== trial 12 ==
==> flow/design.v (excerpt) <==
module cpu(clk,reset,s,load,in,out,N,V,Z,w);
  input clk, reset, s, load;
  input [15:0] in;
  output [15:0] out;
  output N, V, Z, w;
  wire [15:0] instruction_out;
  wire loada,loadb,loads,loadc,write,asel,bsel;
  wire [2:0] status;
  wire [1:0] op, ALUop, shift, vsel;
  wire [2:0] opcode, readnum, writenum, nsel;  
  wire [15:0] sximm5, sximm8; 
  wire [15:0] mdata = 16'b0;
  wire [7:0] PC = 8'b0;
  vDFFE #(16) instruct_reg(clk, load , in, instruction_out);  
  instruct_decoder decoder(   .instruction_out(instruction_out),
			        .nsel(nsel),
				.opcode(opcode),
				.op(op),
				.ALUop(ALUop),
				.sximm5(sximm5),
				.sximm8(sximm8),
				.shift(shift),
				.readnum(readnum),
				.writenum(writenum)
  );
  FSM state_machine(    .clk(clk),
			.reset(reset),
			.s(s),
			.w(w),
			.opcode(opcode),
			.op(op),
			.nsel(nsel),
			.loada(loada),
			.loadb(loadb),
			.loadc(loadc),
			.loads(loads),
			.vsel(vsel),
			.write(write),
			.asel(asel),
			.bsel(bsel)
  );
  datapath DP(          .clk(clk),
			.readnum(readnum),
			.writenum(writenum),
			.write(write),
			.vsel(vsel),
			.loada(loada),
			.loadb(loadb),
			.loadc(loadc),
			.loads(loads),
			.shift(shift),
			.ALUop(ALUop),
			.asel(asel),
			.bsel(bsel),
			.mdata(mdata),
			.status(status),
			.C(out),
			.sximm8(sximm8),
			.sximm5(sximm5),
			.PC(PC)
  );	
  assign N = status[0];
  assign V = status[1]; 
  assign Z = status[2];  
endmodule
Settings: LEC_CHECK=0, CAP_MARGIN=20, CELL_PAD_IN_SITES_DETAIL_PLACEMENT=1, CORE_ASPECT_RATIO=0.6, CORE_MARGIN=2, CORE_UTILIZATION=64, CTS_CLUSTER_DIAMETER=249, GPL_ROUTABILITY_DRIVEN=0, HOLD_SLACK_MARGIN=0.24, MIN_ROUTING_LAYER=met2, SLEW_MARGIN=35, TNS_END_PERCENT=70; clock period 7.0 ns.
run.sh (not shown) runs the stock make flow with config.mk's settings and CLKGATE_MAP_FILE=.
Trial 12 got as far as global routing (5_1_grt), where a tool error ended the run.
[inputs] build 35 vs trial 12
- CELL_PAD_IN_SITES_DETAIL_PLACEMENT no longer set, was 1
- GPL_ROUTABILITY_DRIVEN no longer set, was 0
- TNS_END_PERCENT no longer set, was 70
- HOLD_SLACK_MARGIN no longer set, was 0.24
- CORE_ASPECT_RATIO no longer set, was 0.6
- CTS_CLUSTER_DIAMETER no longer set, was 249
- CORE_UTILIZATION now 40, was 64
- SLEW_MARGIN now 20, was 35
- MIN_ROUTING_LAYER no longer set, was met2
- the clock period (ns, I/O delays scaled along) now 5.41, was 7.0
### Flow results
Every stage of the flow completed for build 35, and the final layout passed the timing, DRC and antenna checks.
Diff trial 12 -> build 35: number of placed cells counting well taps moved up, final HPWL from detailed placement moved down.
For the chip area, build 35 came in 58% higher than trial 12 did.
As far as adder and majority cell fraction of the synthesized area goes, build 35 and trial 12 are indistinguishable; the numbers are identical.
Compared build 35 against trial 12; number of different library cells in the post-synthesis netlist within noise.
Delta(area of the core, build 35 - trial 12) > 0


cpu again, from the RTL that the note above started with.
Settings: LEC_CHECK=0, ABC_AREA=0, CAP_MARGIN=20, CELL_PAD_IN_SITES_DETAIL_PLACEMENT=0, CORE_ASPECT_RATIO=0.85, CORE_MARGIN=8, CORE_UTILIZATION=64, CTS_CLUSTER_DIAMETER=363, HOLD_SLACK_MARGIN=0.21, MIN_ROUTING_LAYER=met2, PLACE_DENSITY_LB_ADDON=0.29, SETUP_SLACK_MARGIN=-0.02, SLEW_MARGIN=20; clock period 4.27 ns.
The starting point finished but fails on setup timing.
Edit:
==> flow/config.mk (replaced) <==
export PLATFORM = sky130hd
export DESIGN_NAME = cpu
export DESIGN_NICKNAME = cpu
export VERILOG_FILES = /design/flow/design.v
export SDC_FILE = /design/flow/constraint.sdc
export NUM_CORES = 4
export LEC_CHECK = 0
export CAP_MARGIN = 20
export CORE_MARGIN = 2
export CORE_UTILIZATION = 40
export CTS_CLUSTER_DIAMETER = 249
export MIN_ROUTING_LAYER = met2
export SLEW_MARGIN = 20
==> flow/constraint.sdc (replaced) <==
create_clock -name core_clock -period 7.0 [get_ports {clk}]
set_input_delay 1.4000 -clock core_clock [delete_from_list [all_inputs] [get_ports {clk}]]
set_output_delay 1.4000 -clock core_clock [all_outputs]
set_load 0.01 [all_outputs]
Result:
- Now the flow finished clean
- non-clock buffer count goes down by 98
- worst setup slack improves by 2.2 ns
- routed wire length goes down by roughly a tenth


## exp/violet
cpu again, from the RTL that the note above started with.
export LEC_CHECK = 0
export ABC_AREA = 1
export CAP_MARGIN = 20
export CELL_PAD_IN_SITES_DETAIL_PLACEMENT = 0
export CORE_MARGIN = 2
export CORE_UTILIZATION = 72
export CTS_CLUSTER_DIAMETER = 334
export CTS_CLUSTER_SIZE = 14
export HOLD_SLACK_MARGIN = 0.3
export MIN_ROUTING_LAYER = met1
export PLACE_DENSITY_LB_ADDON = 0.04
export SETUP_SLACK_MARGIN = -0.02
export SLEW_MARGIN = 20
create_clock -name core_clock -period 3.78 [get_ports {clk}]
Layout checks on exp/violet: not met. Flow itself completed; violations: negative setup slack.
Changes in exp/tundra relative to exp/violet:
# exp/violet
export LEC_CHECK = 0
export ABC_AREA = 1
export CAP_MARGIN = 20
export CELL_PAD_IN_SITES_DETAIL_PLACEMENT = 0
export CORE_MARGIN = 2
export CORE_UTILIZATION = 72
export CTS_CLUSTER_DIAMETER = 334
export CTS_CLUSTER_SIZE = 14
export HOLD_SLACK_MARGIN = 0.3
export MIN_ROUTING_LAYER = met1
export PLACE_DENSITY_LB_ADDON = 0.04
export SETUP_SLACK_MARGIN = -0.02
export SLEW_MARGIN = 20
create_clock -name core_clock -period 3.78 [get_ports {clk}]
# exp/tundra
export LEC_CHECK = 0
export CAP_MARGIN = 20
export CORE_MARGIN = 2
export CORE_UTILIZATION = 51
export SLEW_MARGIN = 20
create_clock -name core_clock -period 5.41 [get_ports {clk}]
## What came out
- Side by side, via count turned out lower in exp/tundra than in exp/violet.
- exp/tundra went all the way through synthesis, placement and routing and the layout is clean on timing, DRC and antenna.
- Compared to exp/violet, exp/tundra has post-synth area from yosys stat about 0.7% lower.
- For the count of filler cells inserted in the layout, exp/tundra came in about 180% higher than exp/violet did.
- Max-capacitance violation count came out exactly the same in exp/tundra and exp/violet.
- Diff exp/violet -> exp/tundra | synthesized area | decrease of 0.68%
- exp/violet ended up with edfxtp_1 as its critical-path cell with the highest stage delay; exp/tundra ended up with or4_1.
- On adder-cell share of the synthesized area, exp/tundra tracks exp/violet almost exactly.
- On post-route cell area, exp/tundra does better than exp/violet.
What exp/cedar does differently from exp/tundra at the input level:
# exp/tundra
export LEC_CHECK = 0
export CAP_MARGIN = 20
export CORE_MARGIN = 2
export CORE_UTILIZATION = 51
export SLEW_MARGIN = 20
create_clock -name core_clock -period 5.41 [get_ports {clk}]
# exp/cedar
export LEC_CHECK = 0
export CAP_MARGIN = 20
export CORE_MARGIN = 2
export CORE_UTILIZATION = 40
export SLEW_MARGIN = 20
create_clock -name core_clock -period 3.83 [get_ports {clk}]
Results
- No crash in exp/cedar: every stage finished, but the layout fails its final checks due to negative setup slack.
- exp/tundra and exp/cedar ended up with roughly the same register clock-pin slew on the reported worst setup and hold paths.
- Summary of exp/cedar over exp/tundra: tap cell instance count now sits higher, post-layout total power now sits higher, logic share of the area now sits higher, fmax now sits higher.
- exp/cedar vs exp/tundra, cell type of the slowest stage on the worst timing path: or4_4 vs or4_1
- Maximum fanout along the worst path for exp/cedar: 11 down relative to exp/tundra
- Fraction of power consumed by combinational cells: exp/cedar vs exp/tundra up 4.4 points
- Routed wire length on exp/cedar is up relative to exp/tundra.
- exp/tundra ended up with instruct_reg.out[8] as its launching instance or port of the critical path; exp/cedar ended up with instruct_reg.out[10].
Setup changes, exp/cedar to exp/amber
# exp/cedar
export LEC_CHECK = 0
export CAP_MARGIN = 20
export CORE_MARGIN = 2
export CORE_UTILIZATION = 40
export SLEW_MARGIN = 20
create_clock -name core_clock -period 3.83 [get_ports {clk}]
# exp/amber
export LEC_CHECK = 0
export ABC_AREA = 1
export CAP_MARGIN = 20
export CORE_MARGIN = 2
export CORE_UTILIZATION = 68
export SLEW_MARGIN = 20
export TNS_END_PERCENT = 5
create_clock -name core_clock -period 3.04 [get_ports {clk}]
[summary]
Of the runs exp/cedar and exp/amber, none of them finished clean.
exp/amber: complete, dirty (negative setup slack)
Taking exp/cedar as 1.0, exp/amber lands at 0.75 on post-cts repair resize count.
exp/amber packs its core more tightly than exp/cedar.
exp/amber: global-route usage over all layers is 16 points higher than what exp/cedar reported.
Overall power consumption delta (exp/amber − exp/cedar): unfavourable
Chip width: exp/amber lower than exp/cedar
Compared with exp/cedar, exp/amber shows a lower final area.
exp/amber vs. exp/cedar: multi-input gate area in the final layout shows a reduction of about 7%; layout overhead on the synthesized area shows a reduction of 2.6 points.
Power and IR drop assume default switching activity.
